--- design/flow/design.v ---
module alu #(
    parameter INST_W = 4,
    parameter INT_W  = 6,
    parameter FRAC_W = 10,
    parameter DATA_W = INT_W + FRAC_W
)(
    input                      i_clk,
    input                      i_rst_n,
    input                      i_in_valid,
    output                     o_busy,
    input         [INST_W-1:0] i_inst,
    input  signed [DATA_W-1:0] i_data_a,
    input  signed [DATA_W-1:0] i_data_b,
    output                     o_out_valid,
    output        [DATA_W-1:0] o_data
);
    localparam ADD = 4'b0000,
	       	   SUB = 4'b0001,
	           MUL = 4'b0010,
	           ACC = 4'b0011,
	           SOFTPLUS = 4'b0100,
	       	   XOR = 4'b0101,
	       	   RS = 4'b0110,
	           LR = 4'b0111,
	           CNTZERO = 4'b1000,
	           RMATCH = 4'b1001,
			   DIV3 = 16'b0101_0101_0101_0101,  
			   DIV9 = 16'b0001_1100_0111_0001,
			   BUSY = 1;
	reg signed [DATA_W-1:0] i_data_a_R;
	reg signed [DATA_W-1:0] i_data_b_R;
	reg signed [DATA_W-1:0] o_data_R;
	reg		   [DATA_W-1:0] o_data_lock;
	reg	       [INST_W-1:0]	op;
	reg		   				o_busy_R;
	reg						valid_R;
	reg					    valid_lock;
	reg	signed [31:0]       mul_o;
	reg						mul_busy;
	reg						mul_valid;
	reg						mem_rst;
	reg						acc_valid;
	reg signed [DATA_W:0] add_ext1;
	reg signed [DATA_W:0] sub_ext1;
	reg signed [DATA_W*2-1:0] tmp;
	reg mul_cnt;
	reg 	   [3:0] idx;
	reg signed [DATA_W+3:0] acc_mem[15:0];
	reg signed [DATA_W+3:0] acc_tmp;
	reg 	   [DATA_W-1:0] tmp_lr;
	reg		   [4:0] zcnt;
	reg					fnd;
	reg 	   [DATA_W-4:0] match4;
	integer i;
	integer k;
	assign o_data = o_data_lock;
	assign o_busy = o_busy_R;
	assign o_out_valid = valid_lock;
	function automatic [DATA_W-1:0] rnd32_sat16;
		input [DATA_W*2-1:0] x;
		reg carry;
		reg [DATA_W*2-FRAC_W+1:0] round;		
		begin
			carry = x[FRAC_W-1];
			round = $signed({x[DATA_W*2-1], x[(DATA_W*2-1)-:22]}) + carry;
			rnd32_sat16 = (round[(DATA_W*2-FRAC_W)-:8] == {8{1'b0}} || round[(DATA_W*2-FRAC_W)-:8] == {8{1'b1}})? round[0+:16]: {round[DATA_W*2-FRAC_W], {15{!round[DATA_W*2-FRAC_W]}}};
		end	
	endfunction
	function automatic [DATA_W-1:0] rnd32_sat16_sh4;
		input [DATA_W*2-1:0] x;
		reg carry;
		reg [DATA_W*2-FRAC_W:0] round;
		reg [DATA_W*2-1:0] shift;		
		begin
			shift = x >> 6;
			carry = shift[FRAC_W-1];
			round = $signed({shift[DATA_W*2-1], shift[(DATA_W*2-1)-:22]}) + carry;
			rnd32_sat16_sh4 = (round[(DATA_W*2-FRAC_W)-:8] == {8{1'b0}} || round[(DATA_W*2-FRAC_W)-:8] == {8{1'b1}})? round[0+:16]: {round[DATA_W*2-FRAC_W], {15{!round[DATA_W*2-FRAC_W]}}};
		end	
	endfunction
	function automatic [DATA_W-1:0] sat_ext1;
		input [DATA_W:0] ext1;
		begin
			sat_ext1 = (ext1[DATA_W:DATA_W-1] == 2'b00 || ext1[DATA_W:DATA_W-1] == 2'b11)? ext1[DATA_W-1:0]: {ext1[DATA_W], {15{!ext1[DATA_W]}}};
		end
	endfunction
	function automatic [DATA_W-1:0] softplus;
		input signed [DATA_W-1:0] x;
		reg signed [DATA_W*2-1:0] sf_tmp;
		begin
			if(x >= 2048) begin
				softplus = x;
			end else if((x >= 0) && (x < 2048)) begin
				sf_tmp = $signed($signed({{x[DATA_W-1]}, x[0+:14], {1'b0}}) + 2048) * DIV3;
				softplus = rnd32_sat16_sh4(sf_tmp);
			end else if((x >= -1024) && (x < 0)) begin
				sf_tmp = $signed(x + 2048) * DIV3;
				softplus = rnd32_sat16_sh4(sf_tmp);
			end else if((x >= -2048) && (x < -1024)) begin
				sf_tmp = $signed($signed({{x[DATA_W-1]}, x[0+:14], {1'b0}}) + 5120) * DIV9;
				softplus = rnd32_sat16_sh4(sf_tmp);
			end else if((x >= -3072) && (x < -2048)) begin
				sf_tmp = $signed(x + 3072) * DIV9;
				softplus = rnd32_sat16_sh4(sf_tmp);
			end else if(x < -3072) begin
				softplus = 0;
			end else begin
				softplus = 0;
			end
		end
	endfunction
	always@(*) begin
		add_ext1 = 0;
		sub_ext1 = 0;
		mul_o = 0;
		acc_tmp = 0;
		zcnt = 0;
		match4 = 0;
		i = 0;
		case(op)
			ADD: begin
				add_ext1 = {i_data_a_R[DATA_W-1], i_data_a_R} + {i_data_b_R[DATA_W-1], i_data_b_R};
				o_data_R = sat_ext1(add_ext1);
			end
			SUB: begin
				sub_ext1 = {i_data_a_R[DATA_W-1], i_data_a_R} - {i_data_b_R[DATA_W-1], i_data_b_R};
				o_data_R = sat_ext1(sub_ext1);
			end
			MUL: begin
				mul_o = i_data_a_R * i_data_b_R;
				o_data_R = rnd32_sat16(mul_o);
			end
			ACC: begin 			
				acc_tmp = {{1'b0}, acc_mem[idx]} + {{4{i_data_b_R[DATA_W-1]}}, i_data_b_R};
				o_data_R = (acc_tmp[(DATA_W+3)-:5] == {5{1'b0}} || acc_tmp[(DATA_W+3)-:5] == {5{1'b1}})? acc_tmp[(DATA_W-1)-:16]: {acc_tmp[DATA_W+3], {15{!acc_tmp[DATA_W+3]}}};
			end
			SOFTPLUS: o_data_R = softplus(i_data_a_R);
			XOR: o_data_R = i_data_a_R ^ i_data_b_R;
			RS: o_data_R = i_data_a_R >>> i_data_b_R;
			LR: o_data_R = (i_data_a_R >> (DATA_W - i_data_b_R)) ^ (i_data_a_R << i_data_b_R);
			CNTZERO: begin
				zcnt = 0;
				for(i = 0; i < DATA_W; i = i + 1) begin
					if(i_data_a_R[i] && 1) zcnt = ((DATA_W-1) - i);
				end
				o_data_R = {{11{1'b0}}, zcnt};
			end
			RMATCH: begin
				for(i = 0; i <= DATA_W-4; i = i + 1) begin
					match4[i] = (i_data_a_R[i+:4] == i_data_b_R[(DATA_W-1-i)-:4]);
				end
				o_data_R = {{3{1'b0}}, match4};
			end
			default: o_data_R = 0;
		endcase
	end
	always@(*) begin
		idx = i_data_a_R[0+:4];
	end
    always@(posedge i_clk or negedge i_rst_n) begin
    	if(!i_rst_n) begin
			for(k = 0; k < 16; k = k + 1) begin
				acc_mem[k] <= 0;
			end
		end else if(op == ACC) begin
			acc_mem[idx] <= acc_mem[idx] + {{4{i_data_b_R[DATA_W-1]}}, i_data_b_R};
		end
	end
    always@(posedge i_clk or negedge i_rst_n) begin
    	if(!i_rst_n) begin
			i_data_a_R <= 0;
			i_data_b_R <= 0;
			op <= 0;		
		end else if(i_in_valid) begin
			i_data_a_R <= i_data_a;
			i_data_b_R <= i_data_b;
			op <= i_inst;
		end else begin
			i_data_a_R <= 0;
			i_data_b_R <= 0;
			op <= op;
		end           
    end
	always@(posedge i_clk or negedge i_rst_n) begin
    	if(!i_rst_n) begin
    		o_busy_R <= 0;
    	end else if(i_in_valid) begin
    		o_busy_R <= 1;
    	end else if(valid_R) begin
    		o_busy_R <= 0;
    	end else begin
    		o_busy_R <= 0;
    	end
    end
	always@(posedge i_clk or negedge i_rst_n) begin
    	if(!i_rst_n) begin
    		valid_R <= 0;
    	end else if(i_in_valid) begin
    		valid_R <= 1;
    	end else begin
    		valid_R <= 0;
    	end
    end
	always@(posedge i_clk or negedge i_rst_n) begin
    	if(!i_rst_n) begin
			o_data_lock <= 0;
		end else if(valid_R) begin
			o_data_lock <= o_data_R;
		end else begin
			o_data_lock <= 0;
		end           
    end
    always@(posedge i_clk or negedge i_rst_n) begin
    	if(!i_rst_n) begin
    		valid_lock <= 0;
    	end else if(valid_R) begin
    		valid_lock <= 1;
    	end else begin
    		valid_lock <= 0;
    	end
    end
endmodule
--- design/flow/run.sh ---
#!/bin/bash
# the make line also repeats each setting of config.mk as NAME=value (left out here)
make -C /OpenROAD-flow-scripts/flow DESIGN_CONFIG=/design/flow/config.mk WORK_HOME=/design/flow/orfs CLKGATE_MAP_FILE= finish
--- design/flow/config.mk ---
export PLATFORM = sky130hd
export DESIGN_NAME = alu
export DESIGN_NICKNAME = alu
export VERILOG_FILES = /design/flow/design.v
export SDC_FILE = /design/flow/constraint.sdc
export NUM_CORES = 4
export LEC_CHECK = 0
export CAP_MARGIN = 20
export CORE_MARGIN = 2
export CORE_UTILIZATION = 70
export CTS_CLUSTER_SIZE = 30
export MAX_ROUTING_LAYER = met4
export PLACE_DENSITY_LB_ADDON = 0.12
export SLEW_MARGIN = 20
--- design/flow/constraint.sdc ---
create_clock -name core_clock -period 7.56 [get_ports {i_clk}]
set_input_delay 1.5120 -clock core_clock [delete_from_list [all_inputs] [get_ports {i_clk}]]
set_output_delay 1.5120 -clock core_clock [all_outputs]
set_load 0.01 [all_outputs]
==> results of run 1 <==
[through the flow]
stage / TNS [ps] / power, mW / instance area [µm²]
2_1_floorplan: -13.1 / 13.4 / 49900
3_3_place_gp: -4640 / 21.6 / 56500
4_1_cts: -72.8 / 25.3 / 59200
3_5_place_dp: -7730 / 22.2 / 56500
[repair_timing]
action | in CTS
pin swaps | 86
setup endpoints to repair | 16
setup buffers | 41
hold endpoints to repair | 0
resized | 221
gates cloned | 1
[per-layer routing]
metal  track usage [%]  overflow
met5                 -         -
met4              60.5         6
met3              40.6         0
met2              88.0         2
met1              69.5         0
==> results.toml, run 1 <==
# yosys + openroad results
[logic_synthesis]
synth_cell_types = 116
yosys_area_mm2 = 0.0496
synth_warnings = 2
syn_area_mm2 = 0.0496
synthAoiAreaFrac_pct = 18.0
async_reset_ff_share_pct = 100
syn_inst = 5820
yosys-top-cells-count = "inv_1 (832), nand2_1 (681), fa_1 (528), o21ai_0 (520), ha_1 (503)"
ys_sh_simple_pct = 14.9
ys_top_logic_family = "adder cells"
ys_seq_share_pct = 18.9
top_area_cell = "fa_1"
ff_type = "dfrtp_1"
synth-xor-area-share_pct = 4.45
fp_nets = 6890
mux_share_pct = 1.28
synth_flop_count = 374
top_cell = "inv_1"
edf_count = 0
fa_ha_area_share_pct = 34.0
netlist.area_leader.share_pct = 21.3
avgSynthCellArea_um2 = 8.53
ys_top_cells_by_area = "fa_1 (21%), dfrtp_1 (19%), ha_1 (13%)"
ys_cells = 5820

[cts]
cts_buffers = 39
cts_sinks = 374
cts_root_buf = "clkbuf_16"
cts_htree_levels = 2
cts_buffer_depth = 3
hold_buffers = 0

[placement]
hpwl_um = 147000
io_buffers = 56
dp.cells = 7330
pre_cts_ws_ps = -613
place.gp.congestion = 1.13

[die]
fp.coreArea_mm2 = 0.0701
die_w_um = 270
dieArea_mm2 = 0.0731
fp_util_pct = 70.8
ios = 57
row_count = 97
fp.dieH_um = 270

[global_routing]
grt_usage_pct = 67.2
grt.overflow.total = 8

[run_status]
error = "[ERROR GRT-0232] Routing congestion too high. Check the congestion heatmap in the GUI."
status = "did not finish"
haltStage = "5_1_grt"
==> inputs of run 2 (changes only) <==
CAP_MARGIN = 40   (was 20)
CELL_PAD_IN_SITES_GLOBAL_PLACEMENT = 2   (was default)
CORE_UTILIZATION = 62   (was 70)
CTS_CLUSTER_DIAMETER = 298   (was default)
CTS_CLUSTER_SIZE = 54   (was 30)
MIN_ROUTING_LAYER = met2   (was default)
PLACE_DENSITY_LB_ADDON = 0.16   (was 0.12)
clock period = 11.9 ns   (was 7.56 ns; I/O delays follow)
==> results.toml, run 2 <==
# yosys + openroad results
[die]
fp.coreArea_mm2 = 0.0791
row_count = 103
die_w_um = 287
fp.dieH_um = 287
dieArea_mm2 = 0.0824
fp_util_pct = 62.7

[logic_synthesis]
top_cell = "inv_1"
edf_count = 0
yosys-top-cells-count = "inv_1 (832), nand2_1 (681), fa_1 (528), o21ai_0 (520), ha_1 (503)"
ys_seq_share_pct = 18.9
async_reset_ff_share_pct = 100
ys_cells = 5820
synth_flop_count = 374
avgSynthCellArea_um2 = 8.53
synth_warnings = 2
top_area_cell = "fa_1"
fa_ha_area_share_pct = 34.0
ff_type = "dfrtp_1"
synth-xor-area-share_pct = 4.45
synth_cell_types = 116
mux_share_pct = 1.28
synthAoiAreaFrac_pct = 18.0
yosys_area_mm2 = 0.0496
netlist.area_leader.share_pct = 21.3
fp_nets = 6890
ys_sh_simple_pct = 14.9
syn_area_mm2 = 0.0496
syn_inst = 5820
ys_top_cells_by_area = "fa_1 (21%), dfrtp_1 (19%), ha_1 (13%)"
ys_top_logic_family = "adder cells"

[run_status]
error = "[ERROR FLW-0024] Place density exceeds 1.0 (current PLACE_DENSITY_LB_ADDON =  0.16). Please check if the value of  PLACE_DENSITY_LB_ADDON is between 0 and 0.99."
haltStage = "3_1_place_gp_skip_io"
status = "did not finish"
==> inputs of run 3 (changes only) <==
CAP_MARGIN = 20   (was 40)
CELL_PAD_IN_SITES_GLOBAL_PLACEMENT = default   (was 2)
CORE_UTILIZATION = 72   (was 62)
CTS_CLUSTER_DIAMETER = default   (was 298)
CTS_CLUSTER_SIZE = default   (was 54)
MIN_ROUTING_LAYER = default   (was met2)
PLACE_DENSITY_LB_ADDON = 0.0   (was 0.16)
SETUP_SLACK_MARGIN = 0.12   (was default)
clock period = 8.46 ns   (was 11.9 ns; I/O delays follow)
==> results.toml, run 3 <==
# generated from flow reports
[logic_synthesis]
ff_type = "dfrtp_1"
ys_cells = 5820
synth-xor-area-share_pct = 4.45
syn_inst = 5820
avgSynthCellArea_um2 = 8.53
mux_share_pct = 1.28
top_area_cell = "fa_1"
synth_flop_count = 374
synthAoiAreaFrac_pct = 18.0
ys_top_logic_family = "adder cells"
ys_sh_simple_pct = 14.9
yosys_area_mm2 = 0.0496
ys_seq_share_pct = 18.9
syn_area_mm2 = 0.0496
yosys-top-cells-count = "inv_1 (832), nand2_1 (681), fa_1 (528), o21ai_0 (520), ha_1 (503)"
async_reset_ff_share_pct = 100
ys_top_cells_by_area = "fa_1 (21%), dfrtp_1 (19%), ha_1 (13%)"
top_cell = "inv_1"
fp_nets = 6890
edf_count = 0
netlist.area_leader.share_pct = 21.3
fa_ha_area_share_pct = 34.0
synth_cell_types = 116
synth_warnings = 2

[critical_path]
crit_start = "i_data_a_R[10]"
cp.required_ps = 8900
critPathBufInv = 7
end_kind = "register"
rrSetupSlack_ps = 150
critPathLaunchType = "register"
timing.rr.start = "i_data_a_R[10]"
cp_data_arrival_time_ps = 8750
critPathMaxFanout = 15
r2r_cells = 28
cp-endpoint = "o_data_lock[2]"
cpMaxStageDelayCell = "fa_1"
crit_type = "reg -> reg"
r2r-end = "o_data_lock[2]"
cpLargestDelayFamily = "adder cells"
crit_top_cell = "fa_1"
crit_cells = 28
crit_path_max_incr_delay_ps = 560

[placement]
place.gp.congestion = 1.12
pre_cts_ws_ps = -114
io_buffers = 56
dp.cells = 6722
postPlaceCellArea_mm2 = 0.0522
hpwl_um = 135000

[final_timing]
setup_ws_ps = 151
finalCritPeriodShare_pct = 98.2
worst_pin_slew_ps = 1280
finalSetupViolations = 0
max_freq_mhz = 120
finalClockSkew_ps = 23.0
setup_tns_ps = 0
slew_headroom_pct = 13.7
fin_crit_ps = 8310
finalMaxSlewViolations = 0
rsz0062_at_grt = "yes"
hold_viol_final = 0

[power_and_ir_drop]
p_leak_nw = 26.3
comb-power_mw = 15.7
powerDensity_mw_per_mm2 = 361
power_leader = "combinational logic"
p_switching_mw = 10.9
swShare_pct = 55.4
combPwrFrac_pct = 79.7
pwr-share-clk_pct = 9.2
pg_clk_mw = 1.80
peakVddDrop_v = 0.00105
p_seq_mw = 2.18
fin_total_pwr_mw = 19.6
pwr-share-seq_pct = 11.1
internal_power_mw = 8.75

[worst_hold_path]
worst_hold_path_type = "reg -> reg"
hp-start = "acc_mem[14][13]"
min_to = "acc_mem[14][13]"
holdPathStages = 2

[drt]
routed_wl_um = 175000
drt_first_pass_iters = 9
via_per_inst = 6.78
postRouteAntennaNets = 0
drc = 0
num_vias = 46332
routedWlPerCell_um = 25.6
drtIter0Drc = 5898

[final_layout]
logic_area_mm2 = 0.0365
stdcell_count = 6838
seq_area_mm2 = 0.00939
fill_cells = 4529
fin_nets = 6988
design_area_mm2 = 0.0544
syn_to_final_growth_pct = 9.59

[global_routing]
grt.overflow.total = 0
antenna_found_initial = 8
grt_pass1_vias = 46494
grt_pass1_wl_um = 266000
grt_usage_pct = 50.7
grt_max_degree = 180

[run]
drv_cap = 0
warnings = 87

[cts]
cts_buffers = 39
clk_latency_ps = 570
cts_sinks = 374
cts_root_buf = "clkbuf_16"
cts_tree = "done"
cts_buffer_depth = 3
cts_htree_levels = 2
hold_buffers = 0
clkTransAtPathRegs_ps = 60

[die]
die_w_um = 267
fp.coreArea_mm2 = 0.0685
fp_util_pct = 72.5
fp.dieH_um = 267
row_count = 96
dieArea_mm2 = 0.0711
ios = 57

[run_status]
status = "no timing/DRC/antenna violations"
## run 3: layer usage
| metal | up-vias | routed length (µm) | GRT usage [%] |
|---|---|---|---|
| li1 | 19882 | - | - |
| met1 | 22206 | 61500 | 60.4 |
| met2 | 3274 | 75200 | 74.9 |
| met3 | 970 | 23700 | 15.4 |
| met4 | 0 | 14900 | 32.7 |
| met5 | - | 0 | - |
## run 3: repair_timing
| action | 4_1_cts | 5_1_grt |
|---|---|---|
| pin swaps | 1 | 15 |
| gates cloned | 0 | 2 |
| endpoints found under the setup margin | 12 | 15 |
| buffers inserted | 4 | 31 |
| gates resized | 10 | 123 |
| hold endpoints to repair | 0 | 0 |
## run 3: final cells by class
cell class / instances / share of cell area [%]
clock inverter: 12 / 0.308
antenna: 10 / 0.0460
tap: 882 / 2.03
timing repair buffer: 330 / 5.20
multi-input combinational: 4328 / 67.1
clock buffer: 57 / 2.14
inverter: 845 / 5.89
sequential: 374 / 17.3
## run 3: through the flow
step | utilization [%] | hold slack (ps)
5_1_grt | 79.5 | 497
2_1_floorplan | - | 446
3_3_place_gp | 76.2 | 461
4_1_cts | 78.3 | 483
6_report | 79.5 | 479
3_5_place_dp | 76.2 | 469
==> inputs of run 4 (changes only) <==
CTS_CLUSTER_SIZE = 13   (was default)
MAX_ROUTING_LAYER = default   (was met4)
PLACE_DENSITY_LB_ADDON = 0.28   (was 0.0)
SETUP_SLACK_MARGIN = 1.66   (was 0.12)
clock period = 6.35 ns   (was 8.46 ns; I/O delays follow)
==> results.toml, run 4 <==
# yosys + openroad results
[run_status]
status = "did not finish"
haltStage = "5_1_grt"
error = "[ERROR GRT-0116] Global routing finished with congestion. Check the congestion regions in the DRC Viewer."

[global_routing]
grt.overflow.total = 113
grt_usage_pct = 78.0

[placement]
io_buffers = 56
place.gp.congestion = 1.15
hpwl_um = 159000

[logic_synthesis]
ff_type = "dfrtp_1"
syn_area_mm2 = 0.0496
synth-xor-area-share_pct = 4.45
synth_flop_count = 374
ys_sh_simple_pct = 14.9
fa_ha_area_share_pct = 34.0
syn_inst = 5820
ys_seq_share_pct = 18.9
mux_share_pct = 1.28
netlist.area_leader.share_pct = 21.3
yosys-top-cells-count = "inv_1 (832), nand2_1 (681), fa_1 (528), o21ai_0 (520), ha_1 (503)"
ys_cells = 5820
synth_cell_types = 116
synth_warnings = 2
fp_nets = 6890
ys_top_logic_family = "adder cells"
async_reset_ff_share_pct = 100
top_cell = "inv_1"
yosys_area_mm2 = 0.0496
edf_count = 0
synthAoiAreaFrac_pct = 18.0
avgSynthCellArea_um2 = 8.53
ys_top_cells_by_area = "fa_1 (21%), dfrtp_1 (19%), ha_1 (13%)"
top_area_cell = "fa_1"

[die]
ios = 57
row_count = 96
fp_util_pct = 72.5
die_w_um = 267
fp.coreArea_mm2 = 0.0685
dieArea_mm2 = 0.0711
fp.dieH_um = 267

[cts]
cts_buffers = 38
cts_htree_levels = 2
cts_sinks = 374
cts_root_buf = "clkbuf_16"
cts_buffer_depth = 3
hold_buffers = 0
[run 4: metrics by stage]
stage	setup TNS, ps	instance area [µm²]	instances	power, mW	setup slack, ps
2_1_floorplan	-13200	50900	5820	16.5	-925
4_1_cts	-18420	63200	7735	33.3	-1240
3_5_place_dp	-23690	59600	7579	28.9	-1610
3_3_place_gp	-20020	59600	7579	27.4	-1370
[run 4: timing repair]
action                                 CTS
pin swaps                              182
setup endpoints to repair              242
endpoints found under the hold margin    0
resized                                420
setup buffers                           93
[run 4: per-layer routing]
layer  GRT overflow  track usage (%)
met1              2             77.8
met4             54             78.6
met5              0             29.8
met3              1             62.0
met2             56             95.1
==> inputs of run 5 (changes only) <==
ABC_AREA = 1   (was default)
CORE_UTILIZATION = 40   (was 72)
CTS_CLUSTER_SIZE = 85   (was 13)
GPL_TIMING_DRIVEN = 1   (was default)
HOLD_SLACK_MARGIN = 0.07   (was default)
MAX_ROUTING_LAYER = met4   (was default)
PLACE_DENSITY_LB_ADDON = default   (was 0.28)
SETUP_SLACK_MARGIN = default   (was 1.66)
clock period = 8.5 ns   (was 6.35 ns; I/O delays follow)
==> results.toml, run 5 <==
# generated from flow reports
[critical_path]
cpLargestDelayFamily = "adder cells"
r2r-end = "o_data_lock[1]"
crit_type = "reg -> reg"
r2r_cells = 33
crit_top_cell = "nand2_1"
critPathLaunchType = "register"
cp.required_ps = 8950
crit_start = "i_data_a_R[10]"
rrSetupSlack_ps = 530
cp-endpoint = "o_data_lock[1]"
critPathMaxFanout = 24
crit_path_max_incr_delay_ps = 600
end_kind = "register"
cp_data_arrival_time_ps = 8410
critPathBufInv = 5
crit_cells = 33
cpMaxStageDelayCell = "dfrtp_2"
timing.rr.start = "i_data_a_R[10]"

[logic_synthesis]
fa_ha_area_share_pct = 31.5
mux_share_pct = 0.0934
edf_count = 0
ys_sh_simple_pct = 25.2
ys_top_cells_by_area = "fa_1 (20%), dfrtp_1 (17%), nand2_1 (14%)"
synth_warnings = 2
async_reset_ff_share_pct = 100
synth-xor-area-share_pct = 2.81
synthAoiAreaFrac_pct = 10.7
ys_cells = 7506
fp_nets = 8576
syn_inst = 7506
avgSynthCellArea_um2 = 7.14
synth_cell_types = 73
syn_area_mm2 = 0.0536
top_area_cell = "fa_1"
top_cell = "nand2_1"
ys_seq_share_pct = 17.5
synth_flop_count = 374
ys_top_logic_family = "adder cells"
yosys-top-cells-count = "nand2_1 (2011), inv_1 (1461), fa_1 (528), o21ai_0 (521), ha_1 (503)"
yosys_area_mm2 = 0.0536
netlist.area_leader.share_pct = 19.7
ff_type = "dfrtp_1"

[final_layout]
fill_cells = 13884
syn_to_final_growth_pct = 8.36
logic_area_mm2 = 0.0377
seq_area_mm2 = 0.00936
fin_nets = 8612

[global_routing]
grt.overflow.total = 0
grt_max_degree = 133
grt_pass1_vias = 48779
grt_pass1_wl_um = 296000
antenna_found_initial = 6
grt_usage_pct = 29.0

[die]
ios = 57
row_count = 134
fp_util_pct = 40.2
die_w_um = 370
fp.coreArea_mm2 = 0.133
dieArea_mm2 = 0.137
fp.dieH_um = 370

[drt]
via_per_inst = 5.36
num_vias = 50051
drtIter0Drc = 4637
drc = 0
postRouteAntennaNets = 0
routedWlPerCell_um = 20.9
routed_wl_um = 195000
drt_first_pass_iters = 7

[final_timing]
hold_viol_final = 0
finalCritPeriodShare_pct = 93.7
rsz0062_at_grt = "no"
max_freq_mhz = 126
fin_crit_ps = 7970
setup_tns_ps = 0
slew_headroom_pct = 26.7
worst_pin_slew_ps = 1100
finalClockSkew_ps = 28.9
setup_ws_ps = 532
finalSetupViolations = 0
finalMaxSlewViolations = 0

[worst_hold_path]
holdPathStages = 2
worst_hold_path_type = "reg -> reg"
min_to = "acc_mem[13][2]"
hp-start = "acc_mem[13][2]"

[cts]
hold_buffers = 0
post-cts-setup-buffers = 0
clkTransAtPathRegs_ps = 60
cts_sinks = 374
cts_tree = "done"
cts_htree_levels = 2
clk_latency_ps = 570
cts_buffers = 41
postCtsResizedCells = 0
cts_buffer_depth = 3
cts_root_buf = "clkbuf_16"

[placement]
hpwl_um = 159000
pre_cts_ws_ps = 661
io_buffers = 56
place.gp.congestion = 1.02

[power_and_ir_drop]
internal_power_mw = 8.00
pwr-share-clk_pct = 9.3
p_leak_nw = 31.5
pwr-share-seq_pct = 10.9
power_leader = "combinational logic"
combPwrFrac_pct = 79.8
p_switching_mw = 11.7
pg_clk_mw = 1.84
powerDensity_mw_per_mm2 = 340
comb-power_mw = 15.7
p_seq_mw = 2.15
swShare_pct = 59.5
peakVddDrop_v = 0.000390

[run]
warnings = 86
drv_cap = 0

[run_status]
status = "no timing/DRC/antenna violations"
-- run 5: final cells by class --
cell class	count	share of cell area [%]
Antenna cell	1	0.00431
Clock buffer	59	2.02
Clock inverter	12	0.304
Inverter	1510	9.77
Multi-Input combinational cell	5403	64.9
Sequential cell	374	16.1
Tap cell	1768	3.81
Timing Repair Buffer	212	3.09
-- run 5: layer usage --
metal	share of wire [%]	track usage [%]	up-vias
li1	-	-	23565
met1	44	39.6	24152
met2	45	45.2	2020
met3	8.4	4.23	314
met4	3.0	7.50	0
met5	0	-	-
-- run 5: stage by stage --
step           utilization (%)  hold WS (ps)  area, µm²  std cells  total power [mW]
2_1_floorplan                -           442      53600       7506              12.5
3_3_place_gp              42.5           454      56700       9267              17.6
3_5_place_dp              42.5           461      56700       9267              17.6
4_1_cts                   43.6           475      58100       9338              19.6
5_1_grt                   43.6           499      58100       9339              21.6
6_report                  43.6           476      58100       9339              19.7
==> inputs of run 6 (changes only) <==
ABC_AREA = default   (was 1)
CELL_PAD_IN_SITES_DETAIL_PLACEMENT = 2   (was default)
CELL_PAD_IN_SITES_GLOBAL_PLACEMENT = 0   (was default)
CORE_ASPECT_RATIO = 1.84   (was default)
CORE_MARGIN = 9   (was 2)
CORE_UTILIZATION = 33   (was 40)
CTS_CLUSTER_SIZE = 30   (was 85)
GPL_ROUTABILITY_DRIVEN = 0   (was default)
GPL_TIMING_DRIVEN = default   (was 1)
HOLD_SLACK_MARGIN = default   (was 0.07)
PLACE_DENSITY_LB_ADDON = 0.2   (was default)
SETUP_SLACK_MARGIN = 0.71   (was default)
SLEW_MARGIN = 30   (was 20)
TNS_END_PERCENT = 10   (was default)
clock period = 5.99 ns   (was 8.5 ns; I/O delays follow)
==> results.toml, run 6 <==
# yosys + openroad results
[logic_synthesis]
synth-xor-area-share_pct = 4.45
top_area_cell = "fa_1"
ys_seq_share_pct = 18.9
synth_warnings = 2
avgSynthCellArea_um2 = 8.53
ff_type = "dfrtp_1"
edf_count = 0
ys_top_logic_family = "adder cells"
mux_share_pct = 1.28
netlist.area_leader.share_pct = 21.3
synth_flop_count = 374
syn_inst = 5820
ys_sh_simple_pct = 14.9
syn_area_mm2 = 0.0496
top_cell = "inv_1"
fa_ha_area_share_pct = 34.0
ys_cells = 5820
synthAoiAreaFrac_pct = 18.0
ys_top_cells_by_area = "fa_1 (21%), dfrtp_1 (19%), ha_1 (13%)"
async_reset_ff_share_pct = 100
synth_cell_types = 116
yosys_area_mm2 = 0.0496
fp_nets = 6890
yosys-top-cells-count = "inv_1 (832), nand2_1 (681), fa_1 (528), o21ai_0 (520), ha_1 (503)"

[placement]
hpwl_um = 247000
dp.cells = 8780
io_buffers = 56
pre_cts_ws_ps = -2810
postPlaceCellArea_mm2 = 0.0621

[cts]
cts_buffers = 37
hold_buffers = 0
cts_htree_levels = 2
cts_root_buf = "clkbuf_16"
cts_buffer_depth = 3
cts_sinks = 374

[die]
fp.dieH_um = 544
fp_util_pct = 33.3
row_count = 192
die_w_um = 304
fp.coreArea_mm2 = 0.149
dieArea_mm2 = 0.165
ios = 57

[run_status]
haltStage = "5_1_grt"
status = "did not finish"
error = "[ERROR GRT-0232] Routing congestion too high. Check the congestion heatmap in the GUI."

[global_routing]
grt.overflow.total = 20
grt_usage_pct = 64.6
run 6: what timing repair did:
action / in CTS
setup buffers: 148
cloned: 1
resized: 757
endpoints found under the setup margin: 214
pin swaps: 269
run 6: layer usage:
layer	track usage, %	GRT overflow
met5	-	-
met4	70.4	11
met3	49.5	0
met2	83.2	9
met1	56.6	0
==> inputs of run 7 (changes only) <==
ABC_AREA = 0   (was default)
CAP_MARGIN = 35   (was 20)
CELL_PAD_IN_SITES_DETAIL_PLACEMENT = default   (was 2)
CELL_PAD_IN_SITES_GLOBAL_PLACEMENT = default   (was 0)
CORE_ASPECT_RATIO = default   (was 1.84)
CORE_MARGIN = 2   (was 9)
CORE_UTILIZATION = 40   (was 33)
CTS_CLUSTER_DIAMETER = 342   (was default)
CTS_CLUSTER_SIZE = 32   (was 30)
GPL_TIMING_DRIVEN = 0   (was default)
MAX_ROUTING_LAYER = default   (was met4)
MIN_ROUTING_LAYER = met2   (was default)
PLACE_DENSITY_LB_ADDON = 0.22   (was 0.2)
SETUP_SLACK_MARGIN = default   (was 0.71)
SLEW_MARGIN = 20   (was 30)
TNS_END_PERCENT = default   (was 10)
clock period = 8.5 ns   (was 5.99 ns; I/O delays follow)
==> results.toml, run 7 <==
# yosys + openroad results
[run_status]
status = "did not finish"
haltStage = "5_1_grt"
error = "[ERROR GRT-0232] Routing congestion too high. Check the congestion heatmap in the GUI."

[global_routing]
grt_usage_pct = 54.2
grt.overflow.total = 1

[logic_synthesis]
async_reset_ff_share_pct = 100
edf_count = 0
ys_cells = 5820
ff_type = "dfrtp_1"
fp_nets = 6890
yosys-top-cells-count = "inv_1 (832), nand2_1 (681), fa_1 (528), o21ai_0 (520), ha_1 (503)"
avgSynthCellArea_um2 = 8.53
top_cell = "inv_1"
syn_area_mm2 = 0.0496
synthAoiAreaFrac_pct = 18.0
synth-xor-area-share_pct = 4.45
ys_seq_share_pct = 18.9
mux_share_pct = 1.28
ys_sh_simple_pct = 14.9
fa_ha_area_share_pct = 34.0
ys_top_logic_family = "adder cells"
netlist.area_leader.share_pct = 21.3
ys_top_cells_by_area = "fa_1 (21%), dfrtp_1 (19%), ha_1 (13%)"
synth_cell_types = 116
yosys_area_mm2 = 0.0496
synth_flop_count = 374
syn_inst = 5820
synth_warnings = 2
top_area_cell = "fa_1"

[die]
fp_util_pct = 40.2
fp.dieH_um = 356
dieArea_mm2 = 0.127
ios = 57
die_w_um = 356
fp.coreArea_mm2 = 0.123
row_count = 129

[cts]
cts_buffers = 15
hold_buffers = 0
cts_sinks = 374
cts_htree_levels = 1
cts_buffer_depth = 3
cts_root_buf = "clkbuf_16"

[placement]
postPlaceCellArea_mm2 = 0.0530
dp.cells = 7564
io_buffers = 56
hpwl_um = 150000
==> run 7: repair_timing <==
action                     CTS
setup endpoints to repair   36
resized                    338
setup buffers               66
pin swaps                   32
==> run 7: per-stage QoR <==
step | worst slack [ps] | hold WS (ps)
floorplan | 49.3 | 446
global placement | -11260 | 460
detailed placement | -3200 | 470
CTS | -8.45 | 497
==> run 7: metal layers <==
metal  global-route usage (%)  GRT overflow
met2                     55.7             0
met1                        -             -
met5                     47.0             0
met3                     64.4             1
met4                     35.8             0
==> inputs of run 8 (changes only) <==
ABC_AREA = 1   (was 0)
CAP_MARGIN = 40   (was 35)
CORE_ASPECT_RATIO = 0.5   (was default)
CORE_UTILIZATION = 72   (was 40)
CTS_CLUSTER_DIAMETER = 378   (was 342)
CTS_CLUSTER_SIZE = 98   (was 32)
GPL_ROUTABILITY_DRIVEN = default   (was 0)
GPL_TIMING_DRIVEN = default   (was 0)
MIN_ROUTING_LAYER = default   (was met2)
PLACE_DENSITY = 0.41   (was default)
PLACE_DENSITY_LB_ADDON = default   (was 0.22)
SETUP_SLACK_MARGIN = 0.44   (was default)
TNS_END_PERCENT = 5   (was default)
clock period = 4.44 ns   (was 8.5 ns; I/O delays follow)
==> results.toml, run 8 <==
# yosys + openroad results
[run_status]
status = "did not finish"
haltStage = "5_1_grt"
error = "[ERROR GRT-0116] Global routing finished with congestion. Check the congestion regions in the DRC Viewer."

[cts]
cts_buffer_depth = 3
cts_sinks = 374
cts_root_buf = "clkbuf_16"
cts_buffers = 7
cts_htree_levels = 1

[logic_synthesis]
avgSynthCellArea_um2 = 7.14
synthAoiAreaFrac_pct = 10.7
fa_ha_area_share_pct = 31.5
yosys_area_mm2 = 0.0536
netlist.area_leader.share_pct = 19.7
top_cell = "nand2_1"
ys_top_cells_by_area = "fa_1 (20%), dfrtp_1 (17%), nand2_1 (14%)"
syn_area_mm2 = 0.0536
ys_top_logic_family = "adder cells"
synth_warnings = 2
mux_share_pct = 0.0934
synth_cell_types = 73
top_area_cell = "fa_1"
yosys-top-cells-count = "nand2_1 (2011), inv_1 (1461), fa_1 (528), o21ai_0 (521), ha_1 (503)"
ff_type = "dfrtp_1"
edf_count = 0
ys_cells = 7506
ys_sh_simple_pct = 25.2
async_reset_ff_share_pct = 100
fp_nets = 8576
syn_inst = 7506
synth_flop_count = 374
ys_seq_share_pct = 17.5
synth-xor-area-share_pct = 2.81

[global_routing]
grt.overflow.total = 131
grt_usage_pct = 77.2

[placement]
io_buffers = 56
place.gp.congestion = 1.24
hpwl_um = 171000

[die]
fp_util_pct = 73.0
dieArea_mm2 = 0.0768
fp.dieH_um = 197
die_w_um = 390
fp.coreArea_mm2 = 0.0734
ios = 57
row_count = 70
run 8: timing repair:
item,4_1_cts
setup buffers,81
gates cloned,6
endpoints found under the hold margin,0
hold buffers,0
pin swaps,134
endpoints found under the setup margin,311
gates resized,527
run 8: layer usage:
metal | GRT overflow | global-route usage (%)
met4 | 54 | 71.1
met1 | 5 | 77.8
met3 | 2 | 64.4
met2 | 70 | 92.5
met5 | 0 | 47.9
run 8: metrics by stage:
step	TNS (ps)	setup slack, ps	area (µm²)	cells
after CTS	-70450	-2420	66700	9516
after floorplan	-31770	-1950	54200	7506
after detailed placement	-184940	-2850	63600	9420
after global placement	-139930	-2630	63500	9413
==> inputs of run 9 (changes only) <==
ABC_AREA = default   (was 1)
CAP_MARGIN = 20   (was 40)
CORE_ASPECT_RATIO = default   (was 0.5)
CORE_UTILIZATION = 58   (was 72)
CTS_CLUSTER_DIAMETER = default   (was 378)
CTS_CLUSTER_SIZE = default   (was 98)
PLACE_DENSITY = default   (was 0.41)
SETUP_SLACK_MARGIN = 1.26   (was 0.44)
TNS_END_PERCENT = default   (was 5)
clock period = 6.92 ns   (was 4.44 ns; I/O delays follow)
==> results.toml, run 9 <==
# generated from flow reports
[run_status]
status = "failed layout checks"
so.violations = "setup timing"

[power_and_ir_drop]
power_leader = "combinational logic"
p_seq_mw = 2.65
powerDensity_mw_per_mm2 = 491
pwr-share-clk_pct = 6.7
pg_clk_mw = 2.08
p_switching_mw = 15.2
pwr-share-seq_pct = 8.5
comb-power_mw = 26.3
internal_power_mw = 15.9
swShare_pct = 48.9
combPwrFrac_pct = 84.8
peakVddDrop_v = 0.00109
p_leak_nw = 30.8

[critical_path]
crit_type = "reg -> reg"
critPathMaxFanout = 6
r2r_cells = 32
critPathBufInv = 12
crit_top_cell = "fa_1"
cp_data_arrival_time_ps = 8270
crit_cells = 32
critPathLaunchType = "register"
rrSetupSlack_ps = -900
cpLargestDelayFamily = "adder cells"
cp-endpoint = "o_data_lock[2]"
timing.rr.start = "i_data_a_R[5]"
r2r-end = "o_data_lock[2]"
cp.required_ps = 7370
end_kind = "register"
cpMaxStageDelayCell = "fa_1"
crit_path_max_incr_delay_ps = 570
crit_start = "i_data_a_R[5]"

[logic_synthesis]
top_cell = "inv_1"
syn_inst = 5820
ff_type = "dfrtp_1"
yosys_area_mm2 = 0.0496
synth_cell_types = 116
synth-xor-area-share_pct = 4.45
avgSynthCellArea_um2 = 8.53
top_area_cell = "fa_1"
async_reset_ff_share_pct = 100
synthAoiAreaFrac_pct = 18.0
synth_flop_count = 374
synth_warnings = 2
ys_top_logic_family = "adder cells"
fa_ha_area_share_pct = 34.0
netlist.area_leader.share_pct = 21.3
syn_area_mm2 = 0.0496
ys_cells = 5820
ys_sh_simple_pct = 14.9
ys_seq_share_pct = 18.9
mux_share_pct = 1.28
yosys-top-cells-count = "inv_1 (832), nand2_1 (681), fa_1 (528), o21ai_0 (520), ha_1 (503)"
ys_top_cells_by_area = "fa_1 (21%), dfrtp_1 (19%), ha_1 (13%)"
fp_nets = 6890
edf_count = 0

[run]
warnings = 87
drv_cap = 0

[drt]
routed_wl_um = 188000
drtIter0Drc = 4795
drt_first_pass_iters = 7
postRouteAntennaNets = 0
via_per_inst = 6.05
num_vias = 48167
drc = 0
routedWlPerCell_um = 23.6
diodes = 0

[final_layout]
stdcell_count = 7958
fill_cells = 6245
fin_nets = 7857
syn_to_final_growth_pct = 27.5

[worst_hold_path]
holdPathStages = 2
min_to = "acc_mem[13][14]"
hp-start = "acc_mem[13][14]"
worst_hold_path_type = "reg -> reg"

[final_timing]
max_freq_mhz = 128
rsz0062_at_grt = "yes"
fin_crit_ps = 7820
finalMaxSlewViolations = 0
setup_tns_ps = -12350
hold_viol_final = 0
finalSetupViolations = 16
worst_pin_slew_ps = 990
finalClockSkew_ps = 40.3
setup_ws_ps = -904
finalCritPeriodShare_pct = 113
slew_headroom_pct = 33.6

[global_routing]
grt_pass1_wl_um = 283000
grt_max_degree = 147
grt_pass1_vias = 48037
grt.overflow.total = 0
grt_usage_pct = 42.6
antenna_found_initial = 10

[cts]
cts_tree = "done"
clkTransAtPathRegs_ps = 70
cts_sinks = 374
cts_htree_levels = 2
cts_root_buf = "clkbuf_16"
cts_buffers = 39
clk_latency_ps = 570
hold_buffers = 0
cts_buffer_depth = 3

[die]
ios = 57
fp.dieH_um = 297
row_count = 107
die_w_um = 297
fp.coreArea_mm2 = 0.0850
dieArea_mm2 = 0.0880
fp_util_pct = 58.4

[placement]
place.gp.congestion = 1.06
dp.cells = 7793
io_buffers = 56
hpwl_um = 151000
-- run 9: layer usage --
layer,track usage [%],vias to the layer above,routed length (µm)
li1,-,21577,-
met4,19.3,12,10300
met5,0,-,79
met2,66.6,2370,84000
met3,10.8,614,19800
met1,55.7,23594,73600
-- run 9: per-stage QoR --
stage / hold slack, ps / power [mW] / cell area (µm²) / setup slack, ps / util (%)
global placement: 462 / 25.6 / 59500 / -924 / 69.9
CTS: 482 / 29.3 / 62200 / -669 / 73.2
global route: 494 / 33.1 / 63300 / -1100 / 74.4
detailed placement: 469 / 25.9 / 59500 / -994 / 69.9
floorplan: 446 / 15.2 / 50800 / -355 / -
finish: 480 / 31.0 / 63300 / -904 / 74.4
-- run 9: timing repair --
item,in CTS,in global routing
resized,207,162
setup buffers,58,38
endpoints found under the hold margin,0,0
setup endpoints to repair,32,80
pin swaps,89,114
gates cloned,1,0
-- run 9: cell type report --
type                    count  area (µm²)  share of cell area [%]
well taps                1144        1430                    2.26
repair buffers           1198        9640                    15.2
inverters                 845        3220                    5.08
clock buffers              57        1100                    1.74
clock inverters            11         120                   0.190
multi-input cells        4329       38400                    60.7
flip-flops and latches    374        9390                    14.8
==> inputs of run 10 (changes only) <==
ABC_AREA = 1   (was default)
CORE_UTILIZATION = 72   (was 58)
CTS_CLUSTER_DIAMETER = 224   (was default)
CTS_CLUSTER_SIZE = 13   (was default)
PLACE_DENSITY_LB_ADDON = 0.08   (was default)
SETUP_SLACK_MARGIN = 1.66   (was 1.26)
clock period = 6.35 ns   (was 6.92 ns; I/O delays follow)
==> results.toml, run 10 <==
# yosys + openroad results
[logic_synthesis]
syn_inst = 7506
ys_seq_share_pct = 17.5
synth_warnings = 2
fa_ha_area_share_pct = 31.5
avgSynthCellArea_um2 = 7.14
fp_nets = 8576
async_reset_ff_share_pct = 100
synth-xor-area-share_pct = 2.81
top_cell = "nand2_1"
synth_flop_count = 374
mux_share_pct = 0.0934
ys_top_logic_family = "adder cells"
netlist.area_leader.share_pct = 19.7
ys_cells = 7506
ys_sh_simple_pct = 25.2
yosys-top-cells-count = "nand2_1 (2011), inv_1 (1461), fa_1 (528), o21ai_0 (521), ha_1 (503)"
ys_top_cells_by_area = "fa_1 (20%), dfrtp_1 (17%), nand2_1 (14%)"
ff_type = "dfrtp_1"
syn_area_mm2 = 0.0536
synth_cell_types = 73
edf_count = 0
yosys_area_mm2 = 0.0536
synthAoiAreaFrac_pct = 10.7
top_area_cell = "fa_1"

[global_routing]
grt.overflow.total = 3
grt_usage_pct = 73.3

[placement]
io_buffers = 56
place.gp.congestion = 1.12
hpwl_um = 166000

[die]
row_count = 100
die_w_um = 277
fp.coreArea_mm2 = 0.0741
fp_util_pct = 72.3
dieArea_mm2 = 0.0766
fp.dieH_um = 277
ios = 57

[cts]
hold_buffers = 0
cts_buffer_depth = 3
cts_root_buf = "clkbuf_16"
cts_htree_levels = 2
cts_sinks = 374
cts_buffers = 34

[run_status]
status = "did not finish"
error = "[ERROR GRT-0116] Global routing finished with congestion. Check the congestion regions in the DRC Viewer."
haltStage = "5_1_grt"
[run 10: per-stage QoR]
stage	area (µm²)	utilization [%]	cells	setup WS (ps)
after CTS	65200	88.0	9337	-633
after detailed placement	62100	83.9	9230	-1140
after global placement	62100	83.9	9229	-837
after floorplan	54200	-	7506	-38.1
[run 10: per-layer routing]
metal / GRT overflow / track usage [%]
met2: 1 / 92.1
met4: 2 / 72.5
met1: 0 / 74.0
met3: 0 / 54.8
met5: 0 / 21.8
[run 10: repair_timing]
item                       4_1_cts
resized                        387
buffers inserted                61
hold endpoints to repair         0
pin swaps                       87
cloned                           3
setup endpoints to repair      256
==> inputs of run 11 (changes only) <==
ABC_AREA = default   (was 1)
CORE_UTILIZATION = 68   (was 72)
CTS_CLUSTER_DIAMETER = default   (was 224)
CTS_CLUSTER_SIZE = 57   (was 13)
PLACE_DENSITY_LB_ADDON = 0.0   (was 0.08)
SETUP_SLACK_MARGIN = 2.23   (was 1.66)
clock period = 7.73 ns   (was 6.35 ns; I/O delays follow)
==> results.toml, run 11 <==
# generated from flow reports
[run_status]
status = "failed layout checks"
so.violations = "setup timing"

[global_routing]
grt_usage_pct = 52.5
grt.overflow.total = 0
grt_pass1_vias = 51289
grt_pass1_wl_um = 298000
antenna_found_initial = 20
grt_max_degree = 179

[logic_synthesis]
ys_cells = 5820
fa_ha_area_share_pct = 34.0
avgSynthCellArea_um2 = 8.53
top_area_cell = "fa_1"
top_cell = "inv_1"
mux_share_pct = 1.28
synth_flop_count = 374
synth_cell_types = 116
ff_type = "dfrtp_1"
edf_count = 0
ys_seq_share_pct = 18.9
synth-xor-area-share_pct = 4.45
async_reset_ff_share_pct = 100
syn_inst = 5820
yosys_area_mm2 = 0.0496
yosys-top-cells-count = "inv_1 (832), nand2_1 (681), fa_1 (528), o21ai_0 (520), ha_1 (503)"
ys_top_cells_by_area = "fa_1 (21%), dfrtp_1 (19%), ha_1 (13%)"
synthAoiAreaFrac_pct = 18.0
netlist.area_leader.share_pct = 21.3
syn_area_mm2 = 0.0496
synth_warnings = 2
ys_top_logic_family = "adder cells"
ys_sh_simple_pct = 14.9
fp_nets = 6890

[final_layout]
fin_nets = 7462
syn_to_final_growth_pct = 22.8
seq_area_mm2 = 0.00940
logic_area_mm2 = 0.0389
design_area_mm2 = 0.0610
fill_cells = 3943

[power_and_ir_drop]
p_leak_nw = 29.0
internal_power_mw = 13.0
p_switching_mw = 14.5
power_leader = "combinational logic"
powerDensity_mw_per_mm2 = 451
combPwrFrac_pct = 83.9
comb-power_mw = 23.1
pg_clk_mw = 2.04
p_seq_mw = 2.39
swShare_pct = 52.7
peakVddDrop_v = 0.000848
pwr-share-clk_pct = 7.4
pwr-share-seq_pct = 8.7
fin_total_pwr_mw = 27.5

[drt]
num_vias = 51560
drc = 0
routedWlPerCell_um = 28.2
drt_first_pass_iters = 17
via_per_inst = 6.97
routed_wl_um = 209000
drtIter0Drc = 8176
postRouteAntennaNets = 0

[final_timing]
finalClockSkew_ps = 28.6
setup_ws_ps = -1420
rsz0062_at_grt = "yes"
finalSetupViolations = 15
slew_headroom_pct = 24.5
max_freq_mhz = 109
setup_tns_ps = -20010
timing.hold.ws_ps = 482
fin_crit_ps = 9150
worst_pin_slew_ps = 1130
finalMaxSlewViolations = 0
finalCritPeriodShare_pct = 118
hold_viol_final = 0

[critical_path]
rrSetupSlack_ps = -1420
crit_start = "i_data_a_R[8]"
cp.required_ps = 8170
timing.rr.start = "i_data_a_R[8]"
cpMaxStageDelayCell = "fa_2"
end_kind = "register"
r2r-end = "o_data_lock[14]"
critPathBufInv = 6
cpLargestDelayFamily = "adder cells"
crit_type = "reg -> reg"
critPathMaxFanout = 9
cp-endpoint = "o_data_lock[14]"
cp_data_arrival_time_ps = 9580
r2r_cells = 24
critPathLaunchType = "register"
crit_path_cell_trace = "buf_4, buf_4, ha_4, clkinvlp_4, fa_2, inv_2, fa_1, fa_1, fa_1, ha_4, a211oi_4, o221ai_4, a2111o_1, nand3_1, nand4_1, nor4_4, or4b_4, or3_4, a21oi_4, buf_6, a32oi_1, o31ai_1, buf_4, o211ai_1"
crit_cells = 24
crit_path_max_incr_delay_ps = 880

[run]
warnings = 89
drv_cap = 0

[worst_hold_path]
worst_hold_path_type = "reg -> reg"
min_to = "acc_mem[8][5]"
holdPathStages = 2
hp-start = "acc_mem[8][5]"

[die]
fp.dieH_um = 274
dieArea_mm2 = 0.0752
row_count = 99
ios = 57
fp_util_pct = 68.4
fp.coreArea_mm2 = 0.0726
die_w_um = 274

[cts]
clkTransAtPathRegs_ps = 60
cts_tree = "done"
cts_sinks = 374
cts_buffers = 40
cts_root_buf = "clkbuf_16"
clk_latency_ps = 580
cts_buffer_depth = 3
cts_htree_levels = 2

[placement]
pre_cts_ws_ps = -430
io_buffers = 56
hpwl_um = 146000
place.gp.congestion = 1.08
postPlaceCellArea_mm2 = 0.0558
[run 11: what timing repair did]
action / CTS / global route
hold buffers: 0 / 0
pin swaps: 129 / 160
resized: 304 / 212
buffers inserted: 100 / 61
setup endpoints to repair: 98 / 83
endpoints found under the hold margin: 0 / 0
cloned: 1 / 1
[run 11: routing by layer]
metal  vias up  GRT usage (%)  part of all wire (%)
met3      1772           19.5                    15
met2      4599           79.4                    42
li1      20834              -                     -
met5         -           1.60                  0.32
met1     24322           62.2                    33
met4        33           35.7                   9.8
[run 11: metrics by stage]
step / instances / util (%)
6_report: 7393 / 84.0
3_5_place_dp: 7146 / 76.9
5_1_grt: 7386 / 84.0
3_3_place_gp: 7146 / 76.9
4_1_cts: 7320 / 82.0
2_1_floorplan: 5820 / -
[run 11: area by class of cell]
cell class | instances | share of cell area, %
inverters | 845 | 5.30
diodes | 11 | 0.0451
repair buffers | 803 | 11.2
flip-flops and latches | 374 | 15.4
multi-input cells | 4328 | 63.9
well taps | 959 | 1.97
clock inverters | 17 | 0.361
clock buffers | 56 | 1.90
==> inputs of run 12 (changes only) <==
ABC_AREA = 1   (was default)
CORE_UTILIZATION = 72   (was 68)
CTS_CLUSTER_SIZE = 13   (was 57)
PLACE_DENSITY_LB_ADDON = 0.28   (was 0.0)
SETUP_SLACK_MARGIN = 0.77   (was 2.23)
clock period = 5.42 ns   (was 7.73 ns; I/O delays follow)
==> results.toml, run 12 <==
# yosys + openroad results
[run_status]
status = "did not finish"
haltStage = "5_1_grt"
error = "[ERROR GRT-0116] Global routing finished with congestion. Check the congestion regions in the DRC Viewer."

[cts]
cts_root_buf = "clkbuf_16"
cts_sinks = 374
cts_htree_levels = 2
hold_buffers = 0
cts_buffer_depth = 3
cts_buffers = 39

[global_routing]
grt_usage_pct = 83.8
grt.overflow.total = 660

[logic_synthesis]
synth_warnings = 2
ys_seq_share_pct = 17.5
synthAoiAreaFrac_pct = 10.7
ys_top_logic_family = "adder cells"
avgSynthCellArea_um2 = 7.14
syn_area_mm2 = 0.0536
top_cell = "nand2_1"
ys_sh_simple_pct = 25.2
synth-xor-area-share_pct = 2.81
synth_cell_types = 73
edf_count = 0
netlist.area_leader.share_pct = 19.7
mux_share_pct = 0.0934
ys_top_cells_by_area = "fa_1 (20%), dfrtp_1 (17%), nand2_1 (14%)"
ys_cells = 7506
yosys-top-cells-count = "nand2_1 (2011), inv_1 (1461), fa_1 (528), o21ai_0 (521), ha_1 (503)"
ff_type = "dfrtp_1"
yosys_area_mm2 = 0.0536
top_area_cell = "fa_1"
fp_nets = 8576
async_reset_ff_share_pct = 100
fa_ha_area_share_pct = 31.5
syn_inst = 7506
synth_flop_count = 374

[placement]
io_buffers = 56
pre_cts_ws_ps = -2000
postPlaceCellArea_mm2 = 0.0630
hpwl_um = 165000
dp.cells = 9334
place.gp.congestion = 1.23

[die]
fp_util_pct = 72.3
fp.dieH_um = 277
ios = 57
row_count = 100
die_w_um = 277
fp.coreArea_mm2 = 0.0741
dieArea_mm2 = 0.0766
-- run 12: metal layers --
metal	GRT overflow	global-route usage, %
met1	17	82.0
met2	351	96.3
met3	25	75.2
met4	263	83.0
met5	4	49.4
-- run 12: timing repair --
action                                  CTS
pin swaps                               151
resized                                 489
setup buffers                            77
endpoints found under the setup margin  288
cloned                                    8
==> inputs of run 13 (changes only) <==
CTS_CLUSTER_DIAMETER = 57   (was default)
CTS_CLUSTER_SIZE = 92   (was 13)
SETUP_SLACK_MARGIN = 1.66   (was 0.77)
clock period = 6.35 ns   (was 5.42 ns; I/O delays follow)
==> results.toml, run 13 <==
# yosys + openroad results
[logic_synthesis]
synthAoiAreaFrac_pct = 10.7
ys_top_cells_by_area = "fa_1 (20%), dfrtp_1 (17%), nand2_1 (14%)"
mux_share_pct = 0.0934
fa_ha_area_share_pct = 31.5
top_area_cell = "fa_1"
synth_cell_types = 73
async_reset_ff_share_pct = 100
syn_area_mm2 = 0.0536
synth_flop_count = 374
ys_seq_share_pct = 17.5
ys_sh_simple_pct = 25.2
yosys_area_mm2 = 0.0536
yosys-top-cells-count = "nand2_1 (2011), inv_1 (1461), fa_1 (528), o21ai_0 (521), ha_1 (503)"
avgSynthCellArea_um2 = 7.14
fp_nets = 8576
ys_top_logic_family = "adder cells"
edf_count = 0
top_cell = "nand2_1"
ys_cells = 7506
ff_type = "dfrtp_1"
synth_warnings = 2
synth-xor-area-share_pct = 2.81
netlist.area_leader.share_pct = 19.7
syn_inst = 7506

[global_routing]
grt_usage_pct = 86.6
grt.overflow.total = 581

[placement]
place.gp.congestion = 1.12
hpwl_um = 165000
postPlaceCellArea_mm2 = 0.0621
io_buffers = 56

[run_status]
error = "[ERROR GRT-0232] Routing congestion too high. Check the congestion heatmap in the GUI."
haltStage = "5_1_grt"
status = "did not finish"

[cts]
cts_htree_levels = 1
hold_buffers = 0
cts_buffers = 24
cts_sinks = 374
cts_root_buf = "clkbuf_16"
cts_buffer_depth = 3

[die]
fp_util_pct = 72.3
ios = 57
fp.coreArea_mm2 = 0.0741
dieArea_mm2 = 0.0766
fp.dieH_um = 277
row_count = 100
die_w_um = 277
-- run 13: routing by layer --
metal,GRT usage [%],overflow
met5,44.1,4
met4,88.1,233
met3,77.1,25
met2,98.6,301
met1,85.5,18
-- run 13: what timing repair did --
| action | in CTS |
|---|---|
| setup endpoints to repair | 261 |
| resized | 417 |
| gates cloned | 3 |
| pin swaps | 158 |
| buffers inserted | 51 |
-- run 13: metrics by stage --
| stage | std cells | setup WS (ps) | hold WS (ps) |
|---|---|---|---|
| CTS | 9328 | -643 | 482 |
| detailed placement | 9230 | -1160 | 460 |
| global placement | 9230 | -947 | 455 |
| floorplan | 7506 | -38.1 | 442 |
==> inputs of run 14 (changes only) <==
CORE_ASPECT_RATIO = 0.9   (was default)
CORE_MARGIN = 10   (was 2)
CORE_UTILIZATION = 40   (was 72)
CTS_CLUSTER_DIAMETER = 47   (was 57)
CTS_CLUSTER_SIZE = 85   (was 92)
GPL_ROUTABILITY_DRIVEN = 0   (was default)
GPL_TIMING_DRIVEN = 1   (was default)
HOLD_SLACK_MARGIN = 0.07   (was default)
MAX_ROUTING_LAYER = met4   (was default)
PLACE_DENSITY_LB_ADDON = default   (was 0.28)
SETUP_SLACK_MARGIN = default   (was 1.66)
clock period = 8.5 ns   (was 6.35 ns; I/O delays follow)
==> results.toml, run 14 <==
# generated from flow reports
[run_status]
status = "no timing/DRC/antenna violations"

[cts]
cts_sinks = 374
cts_buffers = 51
postCtsResizedCells = 0
hold_buffers = 0
cts_tree = "done"
post-cts-setup-buffers = 0
clk_latency_ps = 650
clkTransAtPathRegs_ps = 60
cts_htree_levels = 2
cts_buffer_depth = 3
cts_root_buf = "clkbuf_16"

[placement]
io_buffers = 56
pre_cts_ws_ps = 661
postPlaceCellArea_mm2 = 0.0565
hpwl_um = 151000

[critical_path]
crit_path_max_incr_delay_ps = 960
crit_start = "i_data_a_R[7]"
crit_top_cell = "nand2_1"
cp.required_ps = 8950
critPathMaxFanout = 15
end_kind = "register"
r2r_cells = 35
critPathLaunchType = "register"
cp_data_arrival_time_ps = 8610
cpLargestDelayFamily = "adder cells"
rrSetupSlack_ps = 340
r2r-end = "o_data_lock[1]"
critPathBufInv = 7
crit_type = "reg -> reg"
cpMaxStageDelayCell = "dfrtp_1"
timing.rr.start = "i_data_a_R[7]"
cp-endpoint = "o_data_lock[1]"
crit_cells = 35

[drt]
num_vias = 50156
routed.top_layer = "met4"
drtIter0Drc = 5797
wl_met3_um = 19500
via_per_inst = 5.38
routedWlPerCell_um = 19.9
wl_met1_um = 83300
drc = 0
postRouteAntennaNets = 0
met2_length_um = 77200
drt_first_pass_iters = 7
routed_wl_um = 185000

[final_layout]
fill_cells = 13661
fin_nets = 8602
design_area_mm2 = 0.0584
syn_to_final_growth_pct = 9.02

[power_and_ir_drop]
pg_clk_mw = 2.36
comb-power_mw = 14.9
p_switching_mw = 11.2
swShare_pct = 57.8
power_leader = "combinational logic"
fin_total_pwr_mw = 19.4
p_seq_mw = 2.15
peakVddDrop_v = 0.000274
internal_power_mw = 8.18
p_leak_nw = 31.6
pwr-share-seq_pct = 11.1
pwr-share-clk_pct = 12.1
powerDensity_mw_per_mm2 = 332
combPwrFrac_pct = 76.8

[global_routing]
grt_max_degree = 184
grt_pass1_vias = 47726
grt_usage_pct = 25.0
grt.overflow.total = 0
grt_pass1_wl_um = 285000
antenna_found_initial = 10

[die]
ios = 57
fp_util_pct = 40.2
fp.dieH_um = 367
dieArea_mm2 = 0.149
die_w_um = 406
fp.coreArea_mm2 = 0.133
row_count = 127

[logic_synthesis]
ff_type = "dfrtp_1"
ys_seq_share_pct = 17.5
netlist.area_leader.share_pct = 19.7
synth_cell_types = 73
synthAoiAreaFrac_pct = 10.7
yosys_area_mm2 = 0.0536
ys_top_logic_family = "adder cells"
mux_share_pct = 0.0934
ys_sh_simple_pct = 25.2
async_reset_ff_share_pct = 100
avgSynthCellArea_um2 = 7.14
synth-xor-area-share_pct = 2.81
syn_inst = 7506
edf_count = 0
top_area_cell = "fa_1"
fa_ha_area_share_pct = 31.5
synth_flop_count = 374
yosys-top-cells-count = "nand2_1 (2011), inv_1 (1461), fa_1 (528), o21ai_0 (521), ha_1 (503)"
syn_area_mm2 = 0.0536
ys_cells = 7506
top_cell = "nand2_1"
fp_nets = 8576
synth_warnings = 2
ys_top_cells_by_area = "fa_1 (20%), dfrtp_1 (17%), nand2_1 (14%)"

[run]
warnings = 82
drv_cap = 0

[worst_hold_path]
hp-start = "acc_mem[11][2]"
worst_hold_path_type = "reg -> reg"
min_to = "acc_mem[11][2]"
holdPathStages = 2

[final_timing]
setup_tns_ps = 0
finalClockSkew_ps = 78.2
setup_ws_ps = 339
slew_headroom_pct = 25.1
fin_crit_ps = 8160
worst_pin_slew_ps = 1120
rsz0062_at_grt = "no"
hold_viol_final = 0
finalSetupViolations = 0
finalMaxSlewViolations = 0
max_freq_mhz = 123
finalCritPeriodShare_pct = 96.0
timing.hold.ws_ps = 478
[run 14: cell type report]
cell class | instances | area [µm²] | share of cell area (%)
repair buffers | 192 | 1600 | 2.75
flip-flops and latches | 374 | 9360 | 16.0
inverters | 1510 | 5670 | 9.71
well taps | 1741 | 2180 | 3.73
clock inverters | 42 | 623 | 1.07
multi-input cells | 5403 | 37700 | 64.5
clock buffers | 52 | 1280 | 2.19
diodes | 8 | 20.0 | 0.0343
[run 14: stage by stage]
step | std cells | utilization (%)
after CTS | 9313 | 43.8
after global placement | 9218 | 42.4
final | 9322 | 43.9
after global routing | 9322 | 43.9
after detailed placement | 9219 | 42.4
after floorplan | 7506 | -
[run 14: layer usage]
| metal | vias to the layer above | track usage (%) |
|---|---|---|
| li1 | 23608 | - |
| met1 | 23900 | 35.1 |
| met2 | 2305 | 35.8 |
| met5 | - | - |
| met4 | 0 | 6.22 |
| met3 | 343 | 5.81 |
==> inputs of run 15 (changes only) <==
ABC_AREA = 0   (was 1)
CAP_MARGIN = 0   (was 20)
CELL_PAD_IN_SITES_DETAIL_PLACEMENT = 1   (was default)
CELL_PAD_IN_SITES_GLOBAL_PLACEMENT = 2   (was default)
CORE_ASPECT_RATIO = 0.82   (was 0.9)
CORE_MARGIN = 8   (was 10)
CORE_UTILIZATION = 32   (was 40)
CTS_CLUSTER_DIAMETER = default   (was 47)
CTS_CLUSTER_SIZE = 75   (was 85)
GPL_ROUTABILITY_DRIVEN = default   (was 0)
HOLD_SLACK_MARGIN = -0.09   (was 0.07)
MIN_ROUTING_LAYER = met2   (was default)
PLACE_DENSITY_LB_ADDON = 0.25   (was default)
SETUP_SLACK_MARGIN = -0.08   (was default)
SLEW_MARGIN = 5   (was 20)
TNS_END_PERCENT = 55   (was default)
clock period = 6.93 ns   (was 8.5 ns; I/O delays follow)
==> results.toml, run 15 <==
# generated from flow reports
[final_layout]
design_area_mm2 = 0.0682
fin_nets = 8114
syn_to_final_growth_pct = 37.4
stdcell_count = 9206
utilization_pct = 44.1

[logic_synthesis]
edf_count = 0
top_area_cell = "fa_1"
synth_cell_types = 116
yosys-top-cells-count = "inv_1 (832), nand2_1 (681), fa_1 (528), o21ai_0 (520), ha_1 (503)"
synth_flop_count = 374
yosys_area_mm2 = 0.0496
netlist.area_leader.share_pct = 21.3
ys_cells = 5820
fp_nets = 6890
avgSynthCellArea_um2 = 8.53
syn_inst = 5820
synthAoiAreaFrac_pct = 18.0
synth-xor-area-share_pct = 4.45
async_reset_ff_share_pct = 100
ys_top_logic_family = "adder cells"
ff_type = "dfrtp_1"
mux_share_pct = 1.28
ys_sh_simple_pct = 14.9
ys_seq_share_pct = 18.9
ys_top_cells_by_area = "fa_1 (21%), dfrtp_1 (19%), ha_1 (13%)"
fa_ha_area_share_pct = 34.0
top_cell = "inv_1"
syn_area_mm2 = 0.0496
synth_warnings = 2

[cts]
cts_sinks = 374
cts_buffers = 44
cts_tree = "done"
clkTransAtPathRegs_ps = 60
clk_latency_ps = 630
cts_htree_levels = 2
cts_buffer_depth = 3
hold_buffers = 0
cts_root_buf = "clkbuf_16"

[placement]
dp.cells = 8917
hpwl_um = 201000
postPlaceCellArea_mm2 = 0.0625
io_buffers = 56
place.gp.congestion = 1.07

[power_and_ir_drop]
p_switching_mw = 18.2
p_seq_mw = 2.65
peakVddDrop_v = 0.000757
pwr-share-seq_pct = 7.4
p_leak_nw = 32.6
pg_clk_mw = 2.52
comb-power_mw = 30.5
swShare_pct = 51.1
pwr-share-clk_pct = 7.1
power_leader = "combinational logic"
powerDensity_mw_per_mm2 = 523
combPwrFrac_pct = 85.5
internal_power_mw = 17.4

[final_timing]
timing.hold.ws_ps = 476
finalCritPeriodShare_pct = 117
fin_crit_ps = 8090
hold_viol_final = 0
slew_headroom_pct = 11.3
max_freq_mhz = 124
finalMaxSlewViolations = 0
worst_pin_slew_ps = 1330
finalSetupViolations = 32
setup_tns_ps = -15280
setup_ws_ps = -1160
rsz0062_at_grt = "yes"
finalClockSkew_ps = 29.4

[critical_path]
critPathBufInv = 10
end_kind = "register"
crit_start = "i_data_a_R[1]"
crit_cells = 30
crit_path_max_incr_delay_ps = 780
cp.required_ps = 7360
cpMaxStageDelayCell = "nor4b_1"
r2r-end = "o_data_lock[13]"
cpLargestDelayFamily = "simple AND/OR/NAND/NOR gates"
cp_data_arrival_time_ps = 8530
critPathMaxFanout = 7
cp-endpoint = "o_data_lock[13]"
rrSetupSlack_ps = -1160
crit_top_cell = "buf_4"
timing.rr.start = "i_data_a_R[1]"
r2r_cells = 30
crit_type = "reg -> reg"
critPathLaunchType = "register"

[drt]
postRouteAntennaNets = 0
drtIter0Drc = 10383
drc = 0
drt_first_pass_iters = 10
via_per_inst = 7.45
routed_wl_um = 261000
routedWlPerCell_um = 28.3
num_vias = 68621

[worst_hold_path]
holdPathStages = 2
hp-start = "acc_mem[14][12]"
min_to = "acc_mem[14][12]"
worst_hold_path_type = "reg -> reg"

[run]
warnings = 95
drv_cap = 0

[die]
die_w_um = 451
dieArea_mm2 = 0.168
ios = 57
row_count = 131
fp.dieH_um = 373
fp_util_pct = 32.1
fp.coreArea_mm2 = 0.155

[global_routing]
grt_usage_pct = 47.1
grt.overflow.total = 0
grt_pass1_wl_um = 375000
grt_pass1_vias = 80217
antenna_found_initial = 8
grt_max_degree = 128

[run_status]
so.violations = "setup timing"
status = "failed layout checks"
==> run 15: timing repair <==
action,4_1_cts,5_1_grt
setup buffers,87,63
pin swaps,119,152
gates cloned,0,1
gates resized,295,315
endpoints found under the setup margin,16,32
==> run 15: per-layer routing <==
metal  GRT usage (%)  share of wire [%]  vias up
met5               -                  0        -
met4            6.91                7.8        0
met3            67.2                 45     1894
met2            51.3                 47    21061
met1               -                  0    23641
li1                -                  -    22025
==> run 15: final cells by class <==
| type | instances | area [µm²] |
|---|---|---|
| Tap cell | 2061 | 2580 |
| Antenna cell | 70 | 175 |
| Fill cell | 18019 | 86500 |
| Clock buffer | 62 | 1270 |
| Clock inverter | 15 | 208 |
| Sequential cell | 374 | 9390 |
| Timing Repair Buffer | 1451 | 12100 |
| Multi-Input combinational cell | 4328 | 39300 |
| Inverter | 845 | 3230 |
==> run 15: stage by stage <==
step / setup WS (ps) / total power [mW]
after floorplan: -355 / 15.1
after detailed placement: -1450 / 28.3
after CTS: -817 / 32.4
final: -1160 / 35.7
after global routing: -1210 / 37.9
after global placement: -1420 / 28.1
Power is estimated from default activity; no workload was simulated.
